north:
// adc_3008
module adc_3008(clk, rst, cs, mosi, sck, miso, start, seg0, seg1, seg2, seg3, seg4, seg5);
Size: about 1,900 cells after synthesis, roughly 160 flip-flops, roughly 14,000 um2 of cells after synthesis.
Settings: LEC_CHECK=0, ABC_AREA=1, CAP_MARGIN=20, CORE_ASPECT_RATIO=1.05, CORE_MARGIN=2, CORE_UTILIZATION=58, SLEW_MARGIN=20; clock period 9.27 ns.
run.sh (not shown) runs the stock make flow with config.mk's settings and CLKGATE_MAP_FILE=.
north finished all stages; layout check result: FAIL, due to negative setup slack.
## Diff of input files: south against north
Settings: an added SETUP_SLACK_MARGIN of 2.23; a change of CORE_UTILIZATION from 58 to 19; an added CELL_PAD_IN_SITES_DETAIL_PLACEMENT of 2; an added GPL_TIMING_DRIVEN of 0.
Results
| worst hold slack | higher: south |. south ran in full, but the layout does not pass; the checks complain about negative setup slack. south vs. north: clock insertion delay at the later pin of the skew report rose by 0.03 ns; total setup violations reported at the end of the flow went up by 3; number of antenna violations at the first check in global routing now larger; non-clock buffer instance count of the final layout -38.
What east does differently from south at the input level:
Settings: a deleted GPL_TIMING_DRIVEN that had been 0; a deleted SETUP_SLACK_MARGIN that had been 2.23; a change of CORE_UTILIZATION from 19 to 67; an added CTS_CLUSTER_SIZE of 72; an added CTS_CLUSTER_DIAMETER of 80; a deleted CELL_PAD_IN_SITES_DETAIL_PLACEMENT that had been 2; a change of the clock period (ns, I/O delays scaled along) from 9.27 to 7.0.
The runs compared here, east and south, all ended either early or with open violations.
Final checks on south, whose flow otherwise completed, came back failing, citing negative setup slack.
Against south, non-clock buffer count in east rose by more than 10%.
Going from south to east, transition time at the pin with the least slew margin now smaller; power moved up.
For east, the cell with the biggest individual delay on the critical path was sky130_fd_sc_hd__fa_1, unlike south, where it was sky130_fd_sc_hd__fa_2.
Sort east and south by detailed placement HPWL, ascending, and east comes first.
In the metrics for east and south, the one carrying the lower first-iteration DRC count is south.
east — time the final worst path needs with I/O delays and setup 1.89 ns lower, south as reference
Summary — buffering stage count on the worst path with inverters included, east relative to south: higher, by 5.
A uppermost layer routed of met5 is what south shows, while met4 belongs to east.
east against south; wire length of the first global-routing pass is down by more than a quarter.
> inputs changed (east -> west)
Settings: swapping 67 for 72 in CORE_UTILIZATION; swapping 80 for 222 in CTS_CLUSTER_DIAMETER; swapping 7.0 for 9.27 in the clock period (ns, I/O delays scaled along).
## What came out
In the summary table, west is marked failed, with error GRT-0232 raised in global routing.
Diff east -> west: number of buffers added for setup after CTS now sits lower, number of standard cells after synthesis now sits at about the same level, global placement routability congestion now sits lower, die area now sits lower.


The RTL this note starts from:
==> flow/design.v <==
module seven_seg(en,in,seg);
input [3:0] in;
input en;
output [7:0] seg;
reg [7:0] seg;
always@(en or in)
begin
 if (!en) seg=8'b11111111;
 else case(in)
 4'd0: seg=8'b11000000;
 4'd1: seg=8'b11111001;
 4'd2: seg=8'b10100100;
 4'd3: seg=8'b10110000;
 4'd4: seg=8'b10011001;
 4'd5: seg=8'b10010010;
 4'd6: seg=8'b10000010;
 4'd7: seg=8'b11011000;
 4'd8: seg=8'b10000000;
 4'd9: seg=8'b10010000;
 default: seg=8'b11111111;
 endcase
 end
 endmodule 
module seven_seg_dot (en,in,seg);
input [3:0] in;
input en;
output [7:0] seg;
reg [7:0] seg;
always@(en or in)
begin
 if (!en) seg=8'b11111111;
 else case(in)
 4'd0: seg=8'b01000000;
 4'd1: seg=8'b01111001;
 4'd2: seg=8'b00100100;
 4'd3: seg=8'b00110000;
 4'd4: seg=8'b00011001;
 4'd5: seg=8'b00010010;
 4'd6: seg=8'b00000010;
 4'd7: seg=8'b01011000;
 4'd8: seg=8'b00000000;
 4'd9: seg=8'b00010000;
 default: seg=8'b11111111;
 endcase
 end
 endmodule 
module bcd_8421 (clk, rst, data, unit, ten, hun, thou, ten_thou, hun_thou);
input clk, rst;
input [19:0] data;
output [3:0] unit, ten, hun, thou, ten_thou, hun_thou;
reg [5:0]  cnt_shift;
reg [43:0] data_shift;  
reg        shift_sig;
reg [3:0]  unit, ten, hun, thou, ten_thou, hun_thou;
always@(posedge clk or posedge rst)
if (rst)
cnt_shift <= 5'd0;
else if (cnt_shift == 5'd21 && shift_sig == 1'b0)
cnt_shift <= 5'd0;
else if (shift_sig == 1'b0)
cnt_shift <= cnt_shift +1'b1;
else 
cnt_shift <= cnt_shift;
always@(posedge clk or posedge rst)
if (rst)
data_shift <= 44'b0;
else if (cnt_shift == 5'd0 && shift_sig == 1'b0)
data_shift <= {24'd0, data};
else if ((cnt_shift <= 5'd20) && (shift_sig == 1'b1))
begin
data_shift[23:20] <= (data_shift[23:20] > 4'b0100)?(data_shift[23:20] + 4'b0011):(data_shift[23:20]);
data_shift[27:24] <= (data_shift[27:24] > 4'b0100)?(data_shift[27:24] + 4'b0011):(data_shift[27:24]);
data_shift[31:28] <= (data_shift[31:28] > 4'b0100)?(data_shift[31:28] + 4'b0011):(data_shift[31:28]);
data_shift[35:32] <= (data_shift[35:32] > 4'b0100)?(data_shift[35:32] + 4'b0011):(data_shift[35:32]);
data_shift[39:36] <= (data_shift[39:36] > 4'b0100)?(data_shift[39:36] + 4'b0011):(data_shift[39:36]);
data_shift[43:40] <= (data_shift[43:40] > 4'b0100)?(data_shift[43:40] + 4'b0011):(data_shift[43:40]);
end
else if ((cnt_shift <= 5'd20) && (shift_sig == 1'b0))
data_shift <= data_shift << 1;
else 
data_shift <= data_shift;
always@(posedge clk or posedge rst)
if(rst == 1'b1)
shift_sig <= 1'b1;
else 
shift_sig <= ~shift_sig;
always@(posedge clk or posedge rst)
if(rst)
begin
unit <= 4'd0;
ten  <= 4'd0;
hun  <= 4'd0;
thou <= 4'd0;
ten_thou <= 4'd0;
hun_thou <= 4'd0;
end
else if (cnt_shift == 5'd21)
begin
 unit  <= data_shift[23:20];
 ten   <= data_shift[27:24];
 hun   <= data_shift[31:28];
 thou  <= data_shift[35:32];
 ten_thou <= data_shift[39:36];
 hun_thou <= data_shift[43:40];
 end
 endmodule
module adc_3008(clk, rst, cs, mosi, sck, miso, start, seg0, seg1, seg2, seg3, seg4, seg5); 
input clk, rst;
input miso;
input start;
output reg cs;
output reg mosi, sck;
output [7:0] seg0, seg1, seg2, seg3, seg4, seg5;
reg [2:0] state;     
reg [7:0] cnt_clk;   
reg [4:0] cnt_sck;   
reg [3:0] cnt_bit;   
reg [2:0] cnt_byte; 
reg rd_sig;          
reg [10:0] data_reg; 
reg [9:0] data_out;  
reg send_data_sig;   
reg [31:0] cnt;      
reg start_sig;       
wire [3:0] unit;
wire [3:0] ten; 
wire [3:0] hun; 
wire [3:0] thou; 
wire [3:0] ten_thou;
wire [3:0] hun_thou;
wire [19:0] data_bcd;
wire [19:0] data_bcd_vol;
assign data_bcd = {10'b0, data_out};
assign data_bcd_vol = (data_bcd*20'd479)/20'd1023;
parameter [2:0] INTIAL = 3'd0,
                WAIT_START = 3'd1,
                WRITE = 3'd2,
		READ = 3'd3,
		WAIT_END = 3'd4,
		END = 3'd5;
parameter WR_IN = 11'b000001_10010;
parameter cnt_clk_max = 8'd219;
parameter cnt_max = 32'd1_999;
always@(posedge clk or posedge rst)
if (rst)
cnt <= 32'd0;
else if (cnt == cnt_max)
cnt <= 32'd0;
else if (start == 1'b1)
cnt <= cnt + 1'b1;
always@(posedge clk or posedge rst)
if (rst)
start_sig <= 1'b0;
else if (start == 1'b1 && cnt == cnt_max)  
start_sig <= 1'b1;
else 
start_sig <= 1'b0;
always@(posedge clk or posedge rst)
if (rst)
state <= INTIAL;
else 
case(state)
INTIAL: if (start_sig == 1'b1)
        state <= WAIT_START;
		  else 
		  state <= INTIAL;
WAIT_START: if (cnt_byte == 3'd0 && cnt_clk == cnt_clk_max)
            state <= WRITE;
            else 
            state <= WAIT_START;			
WRITE: if (cnt_byte == 3'd1 && cnt_clk == cnt_clk_max)
       state <= READ;
	   else 
	   state <= WRITE;
READ: if (cnt_byte == 3'd2 && cnt_clk == cnt_clk_max)
      state <= WAIT_END;
      else 
      state <= READ;	  
WAIT_END: if (cnt_byte == 3'd3 && cnt_clk == cnt_clk_max)
          state <= END;
		    else 
		    state <= WAIT_END;
END: if (cnt_byte == 3'd4 && cnt_clk == cnt_clk_max)
     state <= INTIAL;
     else 
     state <= END;
default: state <= INTIAL;
endcase
always@(posedge clk or posedge rst)
if (rst)
cnt_clk <= 8'd0;
else if (state == INTIAL)
cnt_clk <= 8'd0;
else if (cnt_clk == cnt_clk_max) 
cnt_clk <= 8'd0;
else if (state != INTIAL)
cnt_clk <= cnt_clk + 1'b1;
always@(posedge clk or posedge rst)
if (rst)
cnt_byte <= 3'd0;
else if (cnt_byte == 3'd4 && cnt_clk == cnt_clk_max)
cnt_byte <= 3'd0;
else if (cnt_clk == cnt_clk_max)
cnt_byte <= cnt_byte + 1'b1;
always@(posedge clk or posedge rst)
if (rst)
cnt_sck <= 5'd0;
else if (state == WRITE && cnt_byte == 3'd1 && cnt_sck == 5'd19)
cnt_sck <= 5'd0;
else if (state ==READ && cnt_byte == 3'd2 && cnt_sck == 5'd19)
cnt_sck <= 5'd0;
else if (state == WRITE && cnt_byte == 3'd1)
cnt_sck <= cnt_sck + 1'b1;
else if (state ==READ && cnt_byte == 3'd2)
cnt_sck <= cnt_sck + 1'b1;
else 
cnt_sck <= 1'b0;
always@(posedge clk or posedge rst)
if (rst)
sck <= 1'b0;
else if (cnt_sck == 5'd0 && cnt_byte == 3'd3)
sck <= 1'b0;
else if (cnt_sck == 5'd0 && cnt_byte == 3'd1 && cnt_bit >= 4'd5)
sck <= 1'b0;
else if (cnt_sck == 5'd10 && cnt_byte == 3'd1 && cnt_bit >= 4'd5)
sck <= 1'b1;
else if (cnt_sck == 5'd0 && cnt_byte == 3'd2)
sck <= 1'b0;
else if (cnt_sck == 5'd10 && cnt_byte == 3'd2)
sck <= 1'b1;
else 
sck <= sck;
always@(posedge clk or posedge rst)
if (rst)
cnt_bit <= 4'd0;
else if (cnt_bit == 4'd10 && cnt_sck == 5'd10)
cnt_bit <= 4'd0;
else if (cnt_sck == 5'd10)
cnt_bit <= cnt_bit + 1'b1;
always@(posedge clk or posedge rst)
if (rst)
cs <= 1'b1;
else if (start_sig == 1'b1)
cs <= 1'b0;
else if (cnt_byte == 3'd3 && cnt_clk == cnt_clk_max && state == WAIT_END)
cs <= 1'b1;
always@(posedge clk or posedge rst)
if (rst)
mosi <= 1'b0;
else if (state == WRITE && cnt_byte == 4'd1 && cnt_sck == 5'd0)
mosi <= WR_IN[10-cnt_bit];
else if (state != WRITE)
mosi <= 1'b0;
always@(posedge clk or posedge rst)
if (rst)
rd_sig <= 1'b0;
else if (state == READ && cnt_byte == 4'd2 && cnt_sck == 5'd9)
rd_sig <= 1'b1;
else 
rd_sig <= 1'b0;
always@(posedge clk or posedge rst)
if (rst)
data_reg <= 11'd0;
else if (rd_sig == 1'b1)
data_reg <= {data_reg[9:0], miso};
always@(posedge clk or posedge rst)
if (rst)
send_data_sig <= 1'b0;
else if (cnt_byte == 4'd2 && cnt_clk == cnt_clk_max)
send_data_sig <= 1'b1;
else 
send_data_sig <= 1'b0;
always@(posedge clk or posedge rst)
if (rst)
data_out <= 10'd0;
else if (send_data_sig == 1'b1)
data_out <= data_reg[9:0];
else 
data_out <= data_out;
bcd_8421 bcd_8421_inst(
.clk(clk), 
.rst(rst), 
.data(data_bcd_vol), 
.unit(unit), 
.ten(ten), 
.hun(hun), 
.thou(thou), 
.ten_thou(ten_thou), 
.hun_thou(hun_thou)
);
seven_seg s0(
.en(1'b1),
.in(unit), 
.seg(seg0));
seven_seg s1(
.en(1'b1),
.in(ten), 
.seg(seg1));
seven_seg_dot s2(
.en(1'b1),
.in(hun), 
.seg(seg2));
seven_seg s3(
.en(1'b1),
.in(thou), 
.seg(seg3));
seven_seg s4(
.en(1'b1),
.in(ten_thou), 
.seg(seg4));
seven_seg s5(
.en(1'b1),
.in(hun_thou), 
.seg(seg5));
endmodule
make LEC_CHECK=0 ABC_AREA=1 CAP_MARGIN=20 CELL_PAD_IN_SITES_DETAIL_PLACEMENT=0 CELL_PAD_IN_SITES_GLOBAL_PLACEMENT=1 CORE_ASPECT_RATIO=1.88 CORE_MARGIN=2 CORE_UTILIZATION=15 CTS_CLUSTER_DIAMETER=130 CTS_CLUSTER_SIZE=95 GPL_ROUTABILITY_DRIVEN=0 GPL_TIMING_DRIVEN=0 HOLD_SLACK_MARGIN=-0.07 MAX_ROUTING_LAYER=met4 SETUP_SLACK_MARGIN=1.33 SLEW_MARGIN=20 TNS_END_PERCENT=40 finish   # period 19.1 ns
Next try:
- CELL_PAD_IN_SITES_DETAIL_PLACEMENT: 0 -> not set
- CELL_PAD_IN_SITES_GLOBAL_PLACEMENT: 1 -> not set
- CORE_ASPECT_RATIO: 1.88 -> not set
- CORE_UTILIZATION: 15 -> 71
- CTS_CLUSTER_DIAMETER: 130 -> not set
- CTS_CLUSTER_SIZE: 95 -> not set
- GPL_ROUTABILITY_DRIVEN: 0 -> not set
- GPL_TIMING_DRIVEN: 0 -> not set
- HOLD_SLACK_MARGIN: -0.07 -> not set
- MAX_ROUTING_LAYER: met4 -> not set
- SETUP_SLACK_MARGIN: 1.33 -> not set
- TNS_END_PERCENT: 40 -> not set
- clock period: 19.1 -> 31.8 ns (I/O delays scaled with it)
Fmax rises by about 2%; combinational power goes down by about 44%; worst setup slack improved by 13 ns.
Next try:
- ABC_AREA: 1 -> not set
- CORE_UTILIZATION: 71 -> 56
- CTS_CLUSTER_SIZE: not set -> 15
- clock period: 31.8 -> 9.4 ns (I/O delays scaled with it)
After rerunning: The new run reached the layout checks and failed them: setup timing. Cell area goes up by about 23%. Sequential power goes up to 3.4 times its value. Combinational power goes up to 2.8 times its value. Critical path depth goes down by 21. Worst hold slack is better by 0.019 ns. Worst setup slack is worse by 22 ns. Power goes up to 3.2 times its value.
Next try:
- ABC_AREA: not set -> 1
- CORE_UTILIZATION: 56 -> 66
- CTS_CLUSTER_DIAMETER: not set -> 79
- CTS_CLUSTER_SIZE: 15 -> not set
- clock period: 9.4 -> 7.0 ns (I/O delays scaled with it)
What happened:
- The new run finished with setup timing left
- final area drops by a few percent
- synthesized area shrinks slightly
- clock power is higher by a quarter to a third
- sequential power climbs by a quarter to a third
- critical path depth increases by 23
- final cell count climbs by a little under a tenth
Power is estimated from default activity; no workload was simulated.
